==> flow/design.v (excerpt) <==
module conv_neuron_layer_ffanout
  #
  (
   parameter LAYER_SIZE       = 10,
   parameter LAYER_SIZE_ORDER = 4,
   parameter FEATURE_WIDTH    = 8,
   parameter WEIGHT_WIDTH     = 8,
   parameter WEIGHT_MEM_ORDER = 5,
   parameter OUTPUT_WIDTH     = 8,
   parameter OUTPUT_SHIFT     = 0,
   parameter BIAS_SHIFT       = 0,
   parameter ReLU             = "TRUE"
   )
  (
   input logic                         clk,
   input logic [FEATURE_WIDTH-1:0]     feature_stream,
   input logic                         feature_first,
   input logic                         feature_last,
   input logic [WEIGHT_WIDTH-1:0]      weight_stream,
   input logic [LAYER_SIZE_ORDER-1:0]  weight_id,
   input logic                         weight_first,
   input logic                         weight_last,
   output logic [OUTPUT_WIDTH-1:0]     output_stream,
   output logic [LAYER_SIZE_ORDER-1:0] output_id,
   output logic                        output_valid
   );
Size: about 38 I/O pins.
Settings: LEC_CHECK=0, CAP_MARGIN=20, CORE_MARGIN=2, CORE_UTILIZATION=65, MAX_ROUTING_LAYER=met4, SETUP_SLACK_MARGIN=0.52, SLEW_MARGIN=20; clock period 5.3 ns.
run.sh (not shown) runs the stock make flow with config.mk's settings and CLKGATE_MAP_FILE=.
Edit:
- CORE_UTILIZATION: 65 -> 72
- CTS_CLUSTER_DIAMETER: not set -> 396
- CTS_CLUSTER_SIZE: not set -> 19
- GPL_TIMING_DRIVEN: not set -> 1
- MAX_ROUTING_LAYER: met4 -> met5
- PLACE_DENSITY_LB_ADDON: not set -> 0.26
- SETUP_SLACK_MARGIN: 0.52 -> 0.76
- SLEW_MARGIN: 20 -> 35
- clock period: 5.3 -> 3.07 ns (I/O delays scaled with it)
=> The new run finished but fails on negative setup slack. Area after synthesis does not change. Global-route usage went up by 2.7 points. Fmax decreases by 3.0%. Power increases by 89%. Wire length went up by 4.0%. Via count is higher by 5.1%.
Edit:
- CORE_UTILIZATION: 72 -> 58
- CTS_CLUSTER_DIAMETER: 396 -> not set
- CTS_CLUSTER_SIZE: 19 -> not set
- GPL_TIMING_DRIVEN: 1 -> not set
- MAX_ROUTING_LAYER: met5 -> not set
- PLACE_DENSITY_LB_ADDON: 0.26 -> not set
- SETUP_SLACK_MARGIN: 0.76 -> -0.32
- SLEW_MARGIN: 35 -> 20
- clock period: 3.07 -> 3.3 ns (I/O delays scaled with it)
Effect:
- The changed run finished but failed the layout checks on negative setup slack
- wire length is about the same
- core utilization drops by 14 points
- non-clock buffer count drops by 190
- sequential share of layout area drops by 1.2 points
- die area climbs by about 24%
- clock skew drops by 25 ps
- clock-buffer cell count climbs by 168
- global-route usage drops by 5.7 points
Edit:
- CAP_MARGIN: 20 -> 15
- CORE_UTILIZATION: 58 -> 72
- CTS_CLUSTER_DIAMETER: not set -> 393
- SETUP_SLACK_MARGIN: -0.32 -> -0.2
- clock period: 3.3 -> 4.12 ns (I/O delays scaled with it)
What happened: The changed run produced a layout that fails on negative setup slack. Combinational power came out lower by 24%. Design area came out lower by 2.3%. Clock skew barely changes. Die size came out lower by 19%.
Edit:
- CAP_MARGIN: 15 -> 20
- CTS_CLUSTER_DIAMETER: 393 -> not set
- CTS_CLUSTER_SIZE: not set -> 19
- GPL_TIMING_DRIVEN: not set -> 1
- MAX_ROUTING_LAYER: not set -> met5
- PLACE_DENSITY_LB_ADDON: not set -> 0.26
- SETUP_SLACK_MARGIN: -0.2 -> -0.31
- SLEW_MARGIN: 20 -> 35
- clock period: 4.12 -> 3.9 ns (I/O delays scaled with it)
The new run ran to the end with violations: negative setup slack.
Worst hold slack gets worse by 40 ps.
Core utilization stays flat.
Clock-buffer cell count falls by 16.
Sequential power rises by 5.9%.
Cell area is about the same.
Sequential share of layout area stays flat.


Setup of v40:
Starting RTL as in the previous note.
clock: 4.6 ns
lec_check: 0
abc_area: 1
cap_margin: 0
cell_pad_in_sites_detail_placement: 1
cell_pad_in_sites_global_placement: 3
core_aspect_ratio: 0.7
core_margin: 7
core_utilization: 40
cts_cluster_diameter: 232
cts_cluster_size: 19
gpl_routability_driven: 0
max_routing_layer: met4
slew_margin: 20
> inputs changed (v40 -> v7)
Settings: GPL_ROUTABILITY_DRIVEN removed (was 0); CAP_MARGIN changed from 0 to 20; CELL_PAD_IN_SITES_GLOBAL_PLACEMENT removed (was 3); MAX_ROUTING_LAYER removed (was met4); CTS_CLUSTER_SIZE removed (was 19); CELL_PAD_IN_SITES_DETAIL_PLACEMENT removed (was 1); CORE_ASPECT_RATIO removed (was 0.7); CORE_MARGIN changed from 7 to 2; CTS_CLUSTER_DIAMETER removed (was 232); ABC_AREA removed (was 1); the clock period (ns, I/O delays scaled along) changed from 4.6 to 3.11.
==> results <==
Going from v40 to v7, worst-path maximum fanout -15, non-clock inverter total of the final layout fell 68%, total track usage fell 9.0 points. Of the two values seen for slowest stage cell on the critical path, dfxtp_4 was produced by v40 and fa_1 by v7. v7: all stages done; final checks FAILED (negative setup slack).
Setup changes, v7 to v31
Settings: putting GPL_ROUTABILITY_DRIVEN at 1 where nothing was set; putting PLACE_DENSITY_LB_ADDON at 0.25 where nothing was set; putting MIN_ROUTING_LAYER at met1 where nothing was set; putting CELL_PAD_IN_SITES_GLOBAL_PLACEMENT at 3 where nothing was set; putting ABC_AREA at 0 where nothing was set; putting CTS_CLUSTER_SIZE at 11 where nothing was set; putting MAX_ROUTING_LAYER at met4 where nothing was set; putting GPL_TIMING_DRIVEN at 0 where nothing was set; swapping 3.11 for 6.0 in the clock period (ns, I/O delays scaled along).
### Flow results
v31 | stages: all done | timing, DRC, antenna: all pass
From v7 to v31 the numbers moved as follows: length of routed met2 wiring increased 26%; post-cts gate resize count decreased 504; post-route worst hold slack picked up an extra 0.18 ns.
As far as post-synthesis share of cell area spent on and, or, nand and nor gates goes, v31 and v7 are indistinguishable; the numbers are identical.
v31 against v7: global-route usage climbed 5.2 points; number of logic stages on the critical path including buffering barely changed.
v31 ends up with higher antenna cell count than v7 does.
Power is estimated from default activity; no workload was simulated.
